==> flow/design.v <==
`timescale 1ns / 1ps
module cordic_sin_cos
(
    input clk,
    input reset_n,
    input i_call,
    input [31:0] i_data,
    output o_done,
    output [31:0] o_cos,
    output [31:0] o_sin
);
cordic_sin_cos_core u_sin_cos (
    .clk     ( clk ),
    .reset_n ( reset_n ),
    .i_call  ( i_call ),
    .i_data  ( i_data ),
    .o_done  ( o_done ),
    .o_cos   ( o_cos ),
    .o_sin   ( o_sin )
);
endmodule
module cordic_sin_cos_core(
    clk,
    reset_n,
    i_call,
    i_data,
    o_done,
    o_cos,
    o_sin
);
     input clk;
     input reset_n;
	 input i_call; 
	 input signed [31:0] i_data;
	 output o_done;
	 output signed [31:0] o_cos;
	 output signed [31:0] o_sin;	 
	 function [31:0] atan;
	    input [3:0] idx;
	    case( idx )
	       4'd0: atan = 32'd2949120;  4'd1: atan = 32'd1740992;  4'd2: atan = 32'd919872;  4'd3: atan = 32'd466944;
	       4'd4: atan = 32'd234368;   4'd5: atan = 32'd117312;   4'd6: atan = 32'd58688;   4'd7: atan = 32'd29312;
	       4'd8: atan = 32'd14656;    4'd9: atan = 32'd7360;     4'd10: atan = 32'd3648;   4'd11: atan = 32'd1856;
	       4'd12: atan = 32'd896;     4'd13: atan = 32'd448;     4'd14: atan = 32'd256;    default: atan = 32'd128;
	    endcase
	 endfunction
	 reg signed [31:0]x,y,tx,ty,deg,rcos,rsin;
	 reg [7:0]i,seg;
	 reg isdone,isnegcos,isnegsin,isswap;
	 always @ ( posedge clk or negedge reset_n )
	 if( !reset_n )
	 begin
	    { x,y,deg,rcos,rsin } <= { 32'd0,32'd0,32'd0,32'd0,32'd0};
		i <= 8'd0;
		{ isdone,isnegcos,isnegsin,isswap } <= { 1'b0,1'b0,1'b0,1'b0 };
	 end
	 else if( i_call )
	 case( i )       
  	    0:
		begin
		   seg = i_data / 90;
		   if( seg == 0 ) 
		   begin 
		   	  deg <= i_data; 
		   	  isnegcos <= 0; 
		   	  isnegsin <= 0; 
		   	  isswap <= 0; 
		   end
		   else if( seg == 1 ) 
		   begin 
		   	  deg <= i_data - 90; 
		   	  isnegcos <= 1; 
		   	  isnegsin <= 0; 
		   	  isswap <= 1; 
		   end
		   else if( seg == 2 ) 
		   begin 
		   	  deg <= i_data - 180; 
		   	  isnegcos <= 1; 
		   	  isnegsin <= 1; 
		   	  isswap <= 0; 
		   end
		   else if( seg == 3 ) 
		   begin 
		   	  deg <= i_data - 270; 
		   	  isnegcos <= 0; 
		   	  isnegsin <= 1; 
		   	  isswap <= 1;  
		   end 
		   i <= i + 1'b1;
	    end		 
		1:
		begin 
		   x <= 32'd39797; 
		   y <= 32'd0; 
		   deg <= deg << 16; 
		   i <= i + 1'b1; 
		end					 
		2,3,4,5,6,7,8,9,10,11,12,13,14,15,16,17:
		if( deg > 0 )
		begin
		   ty = y >>> i-2;
		   tx = x >>> i-2;
		   x <= x - ty;
		   y <= y + tx;
		   deg <= deg - atan(i-2);
		   i <= i + 1'b1;
		end
		else
		begin
		   ty = y >>> i-2;
		   tx = x >>> i-2;
		   x <= x + ty ;
		   y <= y - tx ;
		   deg <= deg + atan(i-2);
		   i <= i + 1'b1;
		end
		18:
		begin 
		   {rcos,rsin} <= isswap ? { y,x } : { x,y }; 
		   i <= i + 1'b1; 
		end			
		19:
		begin 
		   isdone <= 1'b1; 
		   i <= i + 1'b1; 
		end		
		20:
		begin 
		   isdone <= 1'b0; 
		   i <= 8'd0; 
		end		   
	 endcase
	 assign o_done = isdone;
	 assign o_cos = isnegcos ? -(rcos) : rcos;
	 assign o_sin = isnegsin ? -(rsin) : rsin;
endmodule
export LEC_CHECK = 0
export ABC_AREA = 1
export CAP_MARGIN = 20
export CORE_MARGIN = 2
export CORE_UTILIZATION = 58
export CTS_CLUSTER_DIAMETER = 378
export MAX_ROUTING_LAYER = met4
export SLEW_MARGIN = 20
create_clock -name core_clock -period 23.3 [get_ports {clk}]
run.sh (not shown) runs the stock make flow with config.mk's settings and CLKGATE_MAP_FILE=.
The baseline completed with no timing, DRC or antenna violations.
Rerun with:
--- a/flow/config.mk
+++ b/flow/config.mk
@@ -7,8 +7,5 @@
 export LEC_CHECK = 0
-export ABC_AREA = 1
 export CAP_MARGIN = 20
 export CORE_MARGIN = 2
-export CORE_UTILIZATION = 58
-export CTS_CLUSTER_DIAMETER = 378
-export MAX_ROUTING_LAYER = met4
+export CORE_UTILIZATION = 40
 export SLEW_MARGIN = 20
==> flow/constraint.sdc (replaced) <==
create_clock -name core_clock -period 29.1 [get_ports {clk}]
set_input_delay 5.8200 -clock core_clock [delete_from_list [all_inputs] [get_ports {clk}]]
set_output_delay 5.8200 -clock core_clock [all_outputs]
set_load 0.01 [all_outputs]
The changed run finished clean.
Wire length climbs by 3.8%.
Synthesized area went down by 0.84%.
Cell area barely changes.
Core utilization drops by 20 points.
Critical path depth came out lower by 76.
Global-route usage shrinks by 11 points.
Worst setup slack stays flat.
Rerun with:
==> flow/constraint.sdc (replaced) <==
create_clock -name core_clock -period 30.0 [get_ports {clk}]
set_input_delay 6.0000 -clock core_clock [delete_from_list [all_inputs] [get_ports {clk}]]
set_output_delay 6.0000 -clock core_clock [all_outputs]
set_load 0.01 [all_outputs]
Effect: The changed run finished clean; worst hold slack improves by 8.7 ps; worst setup slack improves by 330 ps; via count drops by 0.81%; sequential share of layout area climbs by 0.19 points; die area does not change.
